## IOTDF
module IOTDF( clk, rst, in_en, iot_in, fn_sel, busy, valid, iot_out);
input          clk;
input          rst;
input          in_en;
input  [7:0]   iot_in;
input  [2:0]   fn_sel;
output         busy;
output         valid;
output [127:0] iot_out;
localparam ENCRYPT = 1, DECRYPT = 2, CRC_GEN = 3, TOP2MAX = 4, LAST2MIN = 5;
localparam FUNC_LEFT_1 = 0, FUNC_LEFT_2 = 1, FUNC_RIGHT_1 = 2, FUNC_RIGHT_2 = 3, FUNC_KEEP = 4;
reg [3:0]cnt_read_r, cnt_read_w;  
reg [2:0]cnt_round_r, cnt_round_w;  
reg [1:0]start_output_flag_r, start_output_flag_w;  
reg [2:0] fn_sel_r;
wire [2:0]fn_sel_w = fn_sel;
reg [127:0]iot_in_r, iot_in_w;
reg valid_r;
reg [127:0]iot_out1_r, iot_out1_w;
reg [127:0]iot_out2_r, iot_out2_w;
wire [63:0]IP_out;
wire [31:0]IP_out_L, IP_out_R;
wire [63:0]FP_in, FP_out;
wire [31:0]XOR_out, XOR_in1, XOR_in2;
reg [31:0]MUX_out1_63_32, MUX_out1_31_0;
wire [63:0]MUX_out1_127_64;
wire [55:0]MUX_sub_key_gen_in;
reg [2:0]sub_key_gen_func;
wire [55:0]PC1_out;
wire [47:0]KEY;
wire [55:0]KEY_before_PC2_w, KEY_before_PC2_r;  
wire [2:0]CRC_remainder;
reg [10:0]crc_dividend_in;
reg [127:0]crc_iot_out1_w;
reg Is_in_biggerthan_out1_r, Is_in_biggerthan_out1_w;  
reg Is_in_biggerthan_out2_r, Is_in_biggerthan_out2_w;  
wire Is_in_biggerthan_out1_8b, Is_in_biggerthan_out2_8b;  
wire Is_in_equal_out1_8b, Is_in_equal_out2_8b;  
reg [7:0]cmp_in_in, cmp_in_out1, cmp_in_out2;  
assign busy = 0;
assign valid = valid_r; 
  ...
==> flow/config.mk <==
export PLATFORM = sky130hd
export DESIGN_NAME = IOTDF
export DESIGN_NICKNAME = IOTDF
export VERILOG_FILES = /design/flow/design.v
export SDC_FILE = /design/flow/constraint.sdc
export NUM_CORES = 4
export LEC_CHECK = 0
export ABC_AREA = 1
export CAP_MARGIN = 20
export CORE_ASPECT_RATIO = 1.38
export CORE_MARGIN = 2
export CORE_UTILIZATION = 72
export CTS_CLUSTER_DIAMETER = 400
export CTS_CLUSTER_SIZE = 100
export PLACE_DENSITY = 0.39
export SETUP_SLACK_MARGIN = 0.1
export SLEW_MARGIN = 20
export TNS_END_PERCENT = 5
==> flow/constraint.sdc <==
create_clock -name core_clock -period 1.75 [get_ports {clk}]
set_input_delay 0.3500 -clock core_clock [delete_from_list [all_inputs] [get_ports {clk}]]
set_output_delay 0.3500 -clock core_clock [all_outputs]
set_load 0.01 [all_outputs]
run.sh (not shown) runs the stock make flow with config.mk's settings and CLKGATE_MAP_FILE=.
The first run did not get past 3_5_place_dp, error DPL-0033.
Next try:
==> flow/config.mk (replaced) <==
export PLATFORM = sky130hd
export DESIGN_NAME = IOTDF
export DESIGN_NICKNAME = IOTDF
export VERILOG_FILES = /design/flow/design.v
export SDC_FILE = /design/flow/constraint.sdc
export NUM_CORES = 4
export LEC_CHECK = 0
export CAP_MARGIN = 20
export CORE_MARGIN = 2
export CORE_UTILIZATION = 30
export SETUP_SLACK_MARGIN = 0.1
export SLEW_MARGIN = 20
==> flow/constraint.sdc (replaced) <==
create_clock -name core_clock -period 5.88 [get_ports {clk}]
set_input_delay 1.1760 -clock core_clock [delete_from_list [all_inputs] [get_ports {clk}]]
set_output_delay 1.1760 -clock core_clock [all_outputs]
set_load 0.01 [all_outputs]
This time the run completed with no timing, DRC or antenna violations; die size rose by about 140%; synthesized cell count is lower by about 20%; area after synthesis grows by 1.3%.
Next try:
--- a/flow/config.mk
+++ b/flow/config.mk
@@ -7,6 +7,10 @@
 export LEC_CHECK = 0
 export CAP_MARGIN = 20
+export CORE_ASPECT_RATIO = 0.5
 export CORE_MARGIN = 2
-export CORE_UTILIZATION = 30
+export CORE_UTILIZATION = 72
+export CTS_CLUSTER_DIAMETER = 373
+export CTS_CLUSTER_SIZE = 98
+export PLACE_DENSITY = 0.4
 export SETUP_SLACK_MARGIN = 0.1
 export SLEW_MARGIN = 20
==> flow/constraint.sdc (replaced) <==
create_clock -name core_clock -period 3.66 [get_ports {clk}]
set_input_delay 0.7320 -clock core_clock [delete_from_list [all_inputs] [get_ports {clk}]]
set_output_delay 0.7320 -clock core_clock [all_outputs]
set_load 0.01 [all_outputs]
Effect: The changed run failed in 5_1_grt (GRT-0116); die size decreases by about 60%; synthesized cell count does not change; area after synthesis stays the same.
Next try:
==> flow/config.mk (replaced) <==
export PLATFORM = sky130hd
export DESIGN_NAME = IOTDF
export DESIGN_NICKNAME = IOTDF
export VERILOG_FILES = /design/flow/design.v
export SDC_FILE = /design/flow/constraint.sdc
export NUM_CORES = 4
export LEC_CHECK = 0
export CAP_MARGIN = 20
export CORE_MARGIN = 2
export CORE_UTILIZATION = 48
export SETUP_SLACK_MARGIN = -0.45
export SLEW_MARGIN = 20
==> flow/constraint.sdc (replaced) <==
create_clock -name core_clock -period 4.85 [get_ports {clk}]
set_input_delay 0.9700 -clock core_clock [delete_from_list [all_inputs] [get_ports {clk}]]
set_output_delay 0.9700 -clock core_clock [all_outputs]
set_load 0.01 [all_outputs]
Now the flow completed, yet does not pass: setup timing.
Die size rose by about 50%.
Synthesized area stays the same.
Synthesized cell count stays the same.

---

## the reference run
IOTDF again, from the RTL that the note above started with.
==> flow/config.mk <==
export PLATFORM = sky130hd
export DESIGN_NAME = IOTDF
export DESIGN_NICKNAME = IOTDF
export VERILOG_FILES = /design/flow/design.v
export SDC_FILE = /design/flow/constraint.sdc
export NUM_CORES = 4
export LEC_CHECK = 0
export ABC_AREA = 1
export CAP_MARGIN = 20
export CORE_ASPECT_RATIO = 0.5
export CORE_MARGIN = 2
export CORE_UTILIZATION = 72
export CTS_CLUSTER_DIAMETER = 373
export CTS_CLUSTER_SIZE = 98
export PLACE_DENSITY = 0.4
export SETUP_SLACK_MARGIN = 0.1
export SLEW_MARGIN = 20
export TNS_END_PERCENT = 35
==> flow/constraint.sdc <==
create_clock -name core_clock -period 3.66 [get_ports {clk}]
set_input_delay 0.7320 -clock core_clock [delete_from_list [all_inputs] [get_ports {clk}]]
set_output_delay 0.7320 -clock core_clock [all_outputs]
set_load 0.01 [all_outputs]
For the reference run, the flow was terminated by a tool error in global routing and produced no final design.
Input-level comparison between the trial run and the reference run:
Settings: CORE_ASPECT_RATIO removed (was 0.5); PLACE_DENSITY removed (was 0.4); CORE_UTILIZATION changed from 72 to 30; TNS_END_PERCENT removed (was 35); ABC_AREA removed (was 1); CTS_CLUSTER_DIAMETER removed (was 373); CTS_CLUSTER_SIZE removed (was 98); the clock period (ns, I/O delays scaled along) changed from 3.66 to 4.79.
--- outcome ---
- Sort the trial run and the reference run by portion of the post-synthesis area used by sequential elements desc -> top: the reference run
- The flow for the trial run finished, though final verification flagged setup timing.
- No final results exist for the reference run, since it was stopped by error GRT-0116 during global routing.
- Going from the reference run to the trial run, synthesized area grew slightly.
- Simple-gate area share of the yosys netlist ends up higher on the reference run.
- Multiplexer fraction of the synthesized cell area was higher in the trial run than in the reference run.
